v34:
// testpc
module testpc(
	clock,   
	reset,   
	pc,   
	instruction,   
	mem_data,   
	mem_addr,   
	mem_wdata,   
	mwrite_enable,
	mread_enable,
	regwrite_enable,   
	write_addr,   
	reg_write_data   
	);
Size: roughly 1700 cells after synthesis, ~140 flip-flops, about 100 I/O pins, about 11000 um^2 of cells after synthesis.
clock: 20.8 ns
lec_check: 0
abc_area: 1
cap_margin: 20
cell_pad_in_sites_global_placement: 1
core_aspect_ratio: 1.44
core_margin: 5
core_utilization: 32
cts_cluster_diameter: 351
cts_cluster_size: 54
gpl_routability_driven: 1
hold_slack_margin: 0.27
max_routing_layer: met4
place_density_lb_addon: 0.11
setup_slack_margin: -0.84
slew_margin: 20
run.sh (not shown) runs the stock make flow with config.mk's settings and CLKGATE_MAP_FILE=.
The final layout from v34, which completed every stage, passed the timing, DRC and antenna checks at the end of the flow.
Input-level comparison between v30 and v34:
--- a/flow/config.mk
+++ b/flow/config.mk
@@ -8 +8 @@
-export ABC_AREA = 1
+export ABC_AREA = 0
@@ -10,2 +10 @@
-export CELL_PAD_IN_SITES_GLOBAL_PLACEMENT = 1
-export CORE_ASPECT_RATIO = 1.44
+export CELL_PAD_IN_SITES_GLOBAL_PLACEMENT = 2
@@ -17,2 +16 @@
-export HOLD_SLACK_MARGIN = 0.27
-export MAX_ROUTING_LAYER = met4
+export MAX_ROUTING_LAYER = met5
@@ -20 +17,0 @@
-export SETUP_SLACK_MARGIN = -0.84
Findings:
In v30 the flop share of the area turned out 0.70 points higher than in v34. Of the two values seen for largest family of logic cells by area, simple AND/OR/NAND/NOR gates was produced by v34 and AND-OR/OR-AND gates by v30. Looking at layout buffering overhead excluding clock cells, v30 sits above v34. Cell with the biggest individual delay on the critical path = sky130_fd_sc_hd__clkdlybuf4s50_1: v34; cell with the biggest individual delay on the critical path = sky130_fd_sc_hd__or4b_1: v30. Summary — signed area change from the synthesized netlist to the final layout, v30 relative to v34: higher, by 1.7 points.


testpc again, from the RTL that the note above started with.
==> flow/design.v (excerpt) <==
module testpc(
	clock,   
	reset,   
	pc,   
	instruction,   
	mem_data,   
	mem_addr,   
	mem_wdata,   
	mwrite_enable,
	mread_enable,
	regwrite_enable,   
	write_addr,   
	reg_write_data   
	);
make LEC_CHECK=0 ABC_AREA=1 CAP_MARGIN=20 CELL_PAD_IN_SITES_GLOBAL_PLACEMENT=2 CORE_ASPECT_RATIO=1.71 CORE_MARGIN=2 CORE_UTILIZATION=58 CTS_CLUSTER_DIAMETER=285 GPL_ROUTABILITY_DRIVEN=0 GPL_TIMING_DRIVEN=1 PLACE_DENSITY=0.9 SETUP_SLACK_MARGIN=-0.31 SLEW_MARGIN=20 finish   # period 17.0 ns
The first run stopped in global placement without I/O.
Next try:
==> flow/config.mk (replaced) <==
export PLATFORM = sky130hd
export DESIGN_NAME = testpc
export DESIGN_NICKNAME = testpc
export VERILOG_FILES = /design/flow/design.v
export SDC_FILE = /design/flow/constraint.sdc
export NUM_CORES = 4
export LEC_CHECK = 0
export CAP_MARGIN = 20
export CORE_MARGIN = 2
export CORE_UTILIZATION = 59
export SETUP_SLACK_MARGIN = 2.56
export SLEW_MARGIN = 20
==> flow/constraint.sdc (replaced) <==
create_clock -name core_clock -period 9.28 [get_ports {clock}]
set_input_delay 1.8560 -clock core_clock [delete_from_list [all_inputs] [get_ports {clock}]]
set_output_delay 1.8560 -clock core_clock [all_outputs]
set_load 0.01 [all_outputs]
This time the run finished but fails on setup timing.
Synthesized area came out lower by about 4%.
Synthesized cell count came out lower by about 24%.
Die area came out lower by 5.6%.
Next try:
--- a/flow/config.mk
+++ b/flow/config.mk
@@ -7,6 +7,8 @@
 export LEC_CHECK = 0
+export ABC_AREA = 1
 export CAP_MARGIN = 20
 export CORE_MARGIN = 2
-export CORE_UTILIZATION = 59
-export SETUP_SLACK_MARGIN = 2.56
+export CORE_UTILIZATION = 68
+export CTS_CLUSTER_SIZE = 39
+export HOLD_SLACK_MARGIN = 0.3
 export SLEW_MARGIN = 20
==> flow/constraint.sdc (replaced) <==
create_clock -name core_clock -period 10.7 [get_ports {clock}]
set_input_delay 2.1400 -clock core_clock [delete_from_list [all_inputs] [get_ports {clock}]]
set_output_delay 2.1400 -clock core_clock [all_outputs]
set_load 0.01 [all_outputs]
Result: The new run finished with setup timing left; final cell count rose by about 15%; flip-flop count is unchanged; synthesized area increases by 4.0%; combinational power went down by about 50%; power fell by about 40%; routed wire length came out lower by about 2.2%; clock power shrinks by about 18%; design area shrinks by 7.4%.
Next try:
--- a/flow/config.mk
+++ b/flow/config.mk
@@ -7,8 +7,5 @@
 export LEC_CHECK = 0
-export ABC_AREA = 1
 export CAP_MARGIN = 20
 export CORE_MARGIN = 2
-export CORE_UTILIZATION = 68
-export CTS_CLUSTER_SIZE = 39
-export HOLD_SLACK_MARGIN = 0.3
+export CORE_UTILIZATION = 25
 export SLEW_MARGIN = 20
==> flow/constraint.sdc (replaced) <==
create_clock -name core_clock -period 15.8 [get_ports {clock}]
set_input_delay 3.1600 -clock core_clock [delete_from_list [all_inputs] [get_ports {clock}]]
set_output_delay 3.1600 -clock core_clock [all_outputs]
set_load 0.01 [all_outputs]
Result:
- The changed run finished clean
- sequential power shrinks by 32%
- via count shrinks by about 25%
- design area shrinks by 7.2%
- sequential share of layout area grows by 1.9 points
- die size grows to 2.6 times its value
- setup slack gains 1.2 ns
- non-clock buffer count shrinks by 108
- power shrinks by about 30%
- cell count shrinks by 7.3%


Setup of build 92:
testpc again, from the RTL that the note above started with.
clock: 16.0 ns
lec_check: 0
abc_area: 1
cap_margin: 0
core_margin: 7
core_utilization: 58
cts_cluster_diameter: 252
cts_cluster_size: 100
hold_slack_margin: 0.3
slew_margin: 20
tns_end_percent: 20
The inputs of build 17 differ from those of build 92 as listed below.
diff --git a/flow/config.mk b/flow/config.mk
--- a/flow/config.mk
+++ b/flow/config.mk
@@ -9,0 +10 @@
+export CORE_ASPECT_RATIO = 0.5
@@ -14 +14,0 @@
-export HOLD_SLACK_MARGIN = 0.3
Results
- Pre-CTS setup slack: build 17 and build 92 compared, lower one is build 92
- Looking at combinational cell fraction of total power, build 17 sits below build 92.
- Core utilization across build 17 and build 92: no real change.
- There was hardly any difference in sequential share of layout area between build 17 and build 92.
- From build 92 to build 17 the numbers moved as follows: combinational power did not really move, static power due to leakage did not really move, total length of routed met3 wires went up, clock skew did not really move.
- Higher overall power after layout among build 17 and build 92: build 17
- Build 17 vs build 92: clock group share of total power up in build 17
Setup changes, build 17 to build 46
==> flow/config.mk <==
export PLATFORM = sky130hd
export DESIGN_NAME = testpc
export DESIGN_NICKNAME = testpc
export VERILOG_FILES = /design/flow/design.v
export SDC_FILE = /design/flow/constraint.sdc
export NUM_CORES = 4
export LEC_CHECK = 0
export CAP_MARGIN = 20
export CORE_MARGIN = 2
export CORE_UTILIZATION = 40
export SLEW_MARGIN = 20
[summary]
Build 46 ended with every stage complete and zero timing, DRC or antenna violations. | die height | higher: build 46 |. Relative to build 17, share of synthesized cell area in full adder, half adder and majority cells increased by 0.29 points in build 46. As of build 46, combined area of the multi-input logic cells had risen by a few percent compared to build 17. In the metrics for build 17 and build 46, the one carrying the higher worst path setup slack after routing is build 17.
Power is estimated from default activity; no workload was simulated.
